==> flow/design.v (excerpt) <==
module miniRV (
    input   wire                clk,
    input   wire                rst,
    input   wire[31:0]      inst_i,
    input   wire[31:0]      mem_rdata_i,
    output  wire[13:0]   inst_addr_o,
    output  wire[15:0]          mem_addr_o,
    output  wire                mem_wen_o,
    output  wire[31:0]      mem_wdata_o,
    output          debug_wb_have_inst,    
    output [31:0]   debug_wb_pc,           
    output          debug_wb_ena,          
    output [4:0]    debug_wb_reg,          
    output [31:0]   debug_wb_value         
);
Size in the first run: roughly 5,300 cells after synthesis, roughly 200 I/O pins.
Settings: LEC_CHECK=0, CAP_MARGIN=20, CORE_MARGIN=2, CORE_UTILIZATION=72, CTS_CLUSTER_SIZE=37, PLACE_DENSITY=0.66, SETUP_SLACK_MARGIN=1.72, SLEW_MARGIN=20; clock period 6.69 ns.
run.sh (not shown) runs the stock make flow with config.mk's settings and CLKGATE_MAP_FILE=.
The baseline stopped in 5_1_grt.
Edit:
--- a/flow/config.mk
+++ b/flow/config.mk
@@ -8,7 +8,4 @@
 export CAP_MARGIN = 20
 export CORE_MARGIN = 2
-export CORE_UTILIZATION = 72
-export CTS_CLUSTER_SIZE = 37
-export PLACE_DENSITY = 0.66
-export SETUP_SLACK_MARGIN = 1.72
+export CORE_UTILIZATION = 40
 export SLEW_MARGIN = 20
==> flow/constraint.sdc (replaced) <==
create_clock -name core_clock -period 9.5 [get_ports {clk}]
set_input_delay 1.9000 -clock core_clock [delete_from_list [all_inputs] [get_ports {clk}]]
set_output_delay 1.9000 -clock core_clock [all_outputs]
set_load 0.01 [all_outputs]
After rerunning: Now the flow completed without violations; synthesized area is unchanged; die size is higher by 79%; synthesized cell count stays the same.
Edit:
--- a/flow/config.mk
+++ b/flow/config.mk
@@ -6,6 +6,8 @@
 export NUM_CORES = 4
 export LEC_CHECK = 0
+export ABC_AREA = 1
 export CAP_MARGIN = 20
 export CORE_MARGIN = 2
-export CORE_UTILIZATION = 40
+export CORE_UTILIZATION = 57
+export SETUP_SLACK_MARGIN = 0.51
 export SLEW_MARGIN = 20
==> flow/constraint.sdc (replaced) <==
create_clock -name core_clock -period 4.97 [get_ports {clk}]
set_input_delay 0.9940 -clock core_clock [delete_from_list [all_inputs] [get_ports {clk}]]
set_output_delay 0.9940 -clock core_clock [all_outputs]
set_load 0.01 [all_outputs]
The new run finished with setup timing left; synthesized area goes up by 3.6%; non-clock buffer count goes up by 1251; power goes up by 120%; die size goes down by 27%; first-iteration DRC count goes up by 120%; combinational power goes up to 4.5 times its value; worst setup slack got worse by 1.4 ns.
Edit:
--- a/flow/config.mk
+++ b/flow/config.mk
@@ -6,8 +6,6 @@
 export NUM_CORES = 4
 export LEC_CHECK = 0
-export ABC_AREA = 1
 export CAP_MARGIN = 20
 export CORE_MARGIN = 2
 export CORE_UTILIZATION = 57
-export SETUP_SLACK_MARGIN = 0.51
 export SLEW_MARGIN = 20
==> flow/constraint.sdc (replaced) <==
create_clock -name core_clock -period 5.61 [get_ports {clk}]
set_input_delay 1.1220 -clock core_clock [delete_from_list [all_inputs] [get_ports {clk}]]
set_output_delay 1.1220 -clock core_clock [all_outputs]
set_load 0.01 [all_outputs]
What happened: The changed run finished but failed the layout checks on setup timing. Clock power fell by about 18%. Die area falls by about 3.4%. Global-route usage went down by 1.5 points. Critical path depth drops by 1. Power goes down by about 22%. Design area went down by about 5%. First-iteration DRC count went down by 30%. Combinational power drops by 48%. Sequential share of layout area came out higher by 2.2 points.

miniRV again, from the RTL that the note above started with.
make LEC_CHECK=0 ABC_AREA=0 CAP_MARGIN=0 CORE_MARGIN=2 CORE_UTILIZATION=72 CTS_CLUSTER_DIAMETER=118 CTS_CLUSTER_SIZE=58 GPL_ROUTABILITY_DRIVEN=1 GPL_TIMING_DRIVEN=1 PLACE_DENSITY=0.66 SETUP_SLACK_MARGIN=0.99 SLEW_MARGIN=20 finish   # period 6.87 ns
The starting point ended with an error in global routing (5_1_grt).
==> next run, changes <==
- ABC_AREA: 0 -> not set
- CAP_MARGIN: 0 -> 20
- CORE_UTILIZATION: 72 -> 58
- CTS_CLUSTER_DIAMETER: 118 -> not set
- CTS_CLUSTER_SIZE: 58 -> not set
- GPL_ROUTABILITY_DRIVEN: 1 -> not set
- GPL_TIMING_DRIVEN: 1 -> not set
- PLACE_DENSITY: 0.66 -> not set
- SETUP_SLACK_MARGIN: 0.99 -> not set
- clock period: 6.87 -> 6.19 ns (I/O delays scaled with it)
=> The new run completed, yet does not pass: setup timing. Synthesized cell count is unchanged. Area after synthesis does not change. Die area is higher by 24%.
==> next run, changes <==
- CORE_UTILIZATION: 58 -> 72
- PLACE_DENSITY: not set -> 0.66
- clock period: 6.19 -> 7.78 ns (I/O delays scaled with it)
Outcome: With this change the flow aborted during clock tree synthesis (4_1_cts) (DPL-0033); synthesized cell count is unchanged; synthesized area does not change; die area shrinks by 19%.
==> next run, changes <==
- CTS_CLUSTER_SIZE: not set -> 22
- SETUP_SLACK_MARGIN: not set -> 1.72
- clock period: 7.78 -> 6.61 ns (I/O delays scaled with it)
The changed run failed in global routing (5_1_grt), error GRT-0116.
Synthesized area does not change.
Synthesized cell count does not change.
Die area is unchanged.
==> next run, changes <==
- CORE_UTILIZATION: 72 -> 40
- CTS_CLUSTER_SIZE: 22 -> not set
- PLACE_DENSITY: 0.66 -> not set
- SETUP_SLACK_MARGIN: 1.72 -> not set
- clock period: 6.61 -> 12.2 ns (I/O delays scaled with it)
What happened: Now the flow finished with timing, DRC and antenna clean; synthesized area stays the same; die area went up by well over a third; synthesized cell count does not change.

miniRV again, from the RTL that the note above started with.
clock: 5.45 ns
lec_check: 0
cap_margin: 20
core_margin: 2
core_utilization: 66
cts_cluster_diameter: 345
cts_cluster_size: 17
setup_slack_margin: -0.38
slew_margin: 20
The first run ended with an error in global routing (5_1_grt), error GRT-0116.
Rerun with:
--- a/flow/config.mk
+++ b/flow/config.mk
@@ -9,6 +9,3 @@
 export CORE_MARGIN = 2
-export CORE_UTILIZATION = 66
-export CTS_CLUSTER_DIAMETER = 345
-export CTS_CLUSTER_SIZE = 17
-export SETUP_SLACK_MARGIN = -0.38
+export CORE_UTILIZATION = 40
 export SLEW_MARGIN = 20
==> flow/constraint.sdc (replaced) <==
create_clock -name core_clock -period 8.95 [get_ports {clk}]
set_input_delay 1.7900 -clock core_clock [delete_from_list [all_inputs] [get_ports {clk}]]
set_output_delay 1.7900 -clock core_clock [all_outputs]
set_load 0.01 [all_outputs]
=> This time the run ran to the end with no violations; area after synthesis is unchanged; die area went up by 64%; synthesized cell count does not change.
Rerun with:
--- a/flow/config.mk
+++ b/flow/config.mk
@@ -9,3 +9,4 @@
 export CORE_MARGIN = 2
-export CORE_UTILIZATION = 40
+export CORE_UTILIZATION = 66
+export CTS_CLUSTER_SIZE = 15
 export SLEW_MARGIN = 20
==> flow/constraint.sdc (replaced) <==
create_clock -name core_clock -period 7.01 [get_ports {clk}]
set_input_delay 1.4020 -clock core_clock [delete_from_list [all_inputs] [get_ports {clk}]]
set_output_delay 1.4020 -clock core_clock [all_outputs]
set_load 0.01 [all_outputs]
With this change the flow ended with an error in global routing (5_1_grt), error GRT-0232.
Die size falls by well over a third.
Synthesized area does not change.
Synthesized cell count is unchanged.
Rerun with:
--- a/flow/config.mk
+++ b/flow/config.mk
@@ -9,4 +9,3 @@
 export CORE_MARGIN = 2
-export CORE_UTILIZATION = 66
-export CTS_CLUSTER_SIZE = 15
+export CORE_UTILIZATION = 57
 export SLEW_MARGIN = 20
==> flow/constraint.sdc (replaced) <==
create_clock -name core_clock -period 7.28 [get_ports {clk}]
set_input_delay 1.4560 -clock core_clock [delete_from_list [all_inputs] [get_ports {clk}]]
set_output_delay 1.4560 -clock core_clock [all_outputs]
set_load 0.01 [all_outputs]
Outcome: Now the flow ran to the end with violations: setup timing. Area after synthesis is unchanged. Die area climbs by 16%. Synthesized cell count stays the same.

miniRV again, from the RTL that the note above started with.
export LEC_CHECK = 0
export CAP_MARGIN = 20
export CELL_PAD_IN_SITES_GLOBAL_PLACEMENT = 3
export CORE_MARGIN = 4
export CORE_UTILIZATION = 40
export CTS_CLUSTER_DIAMETER = 82
export GPL_ROUTABILITY_DRIVEN = 0
export HOLD_SLACK_MARGIN = 0.13
export SLEW_MARGIN = 20
create_clock -name core_clock -period 9.5 [get_ports {clk}]
The first run completed without violations.
Rerun with:
Settings changed: ABC_AREA set to 1, CELL_PAD_IN_SITES_DETAIL_PLACEMENT set to 1, CORE_MARGIN 4 to 5, CORE_UTILIZATION 40 to 38, CTS_CLUSTER_DIAMETER 82 to not set, GPL_ROUTABILITY_DRIVEN 0 to not set, HOLD_SLACK_MARGIN 0.13 to not set.
Clock period 9.5 ns to 5.03 ns, I/O delays scaled along.
What happened:
- The changed run completed and failed the layout checks on setup timing
- worst setup slack got worse by 1.4 ns
- sequential power came out higher by 89%
- cell count went up by 67%
- power grows by 120%
- count of clock-buffer cells in the layout is higher by 5
- worst hold slack hardly moves
- clock power went up by 99%
- clock skew came out higher by 0.014 ns
- global-route usage rose by 6.8 points
- fmax is higher by 53%
Rerun with:
Settings changed: ABC_AREA 1 to not set, CELL_PAD_IN_SITES_DETAIL_PLACEMENT 1 to not set, CELL_PAD_IN_SITES_GLOBAL_PLACEMENT 3 to not set, CORE_MARGIN 5 to 2, CORE_UTILIZATION 38 to 36.
Clock period 5.03 ns to 8.95 ns, I/O delays scaled along.
The changed run finished with timing, DRC and antenna clean.
Utilization goes down by 8.7 points.
Worst hold slack stays flat.
Register-to-register slack improved by 1.2 ns.
Area after synthesis fell by a few percent.
Sequential share of layout area rises by 7.3 points.
Routed wire length goes down by a quarter to a third.
Worst setup slack gains 1.2 ns.
Clock skew goes up by 0.036 ns.
Rerun with:
Settings changed: CORE_UTILIZATION 36 to 40, SETUP_SLACK_MARGIN set to 1.76.
Synthesized cell count stays the same.
Via count grows by 1.1%.
Wire length goes up by 2.4%.
Final cell count is lower by 2.2%.
Rerun with:
Settings changed: CORE_UTILIZATION 40 to 72, CTS_CLUSTER_SIZE set to 44, PLACE_DENSITY set to 0.66, SETUP_SLACK_MARGIN 1.76 to not set.
Clock period 8.95 ns to 4.79 ns, I/O delays scaled along.
Effect: Now the flow aborted during clock tree synthesis. Area after synthesis stays the same. Synthesized cell count does not change. Die area falls by 44%.
Power is estimated from default activity; no workload was simulated.
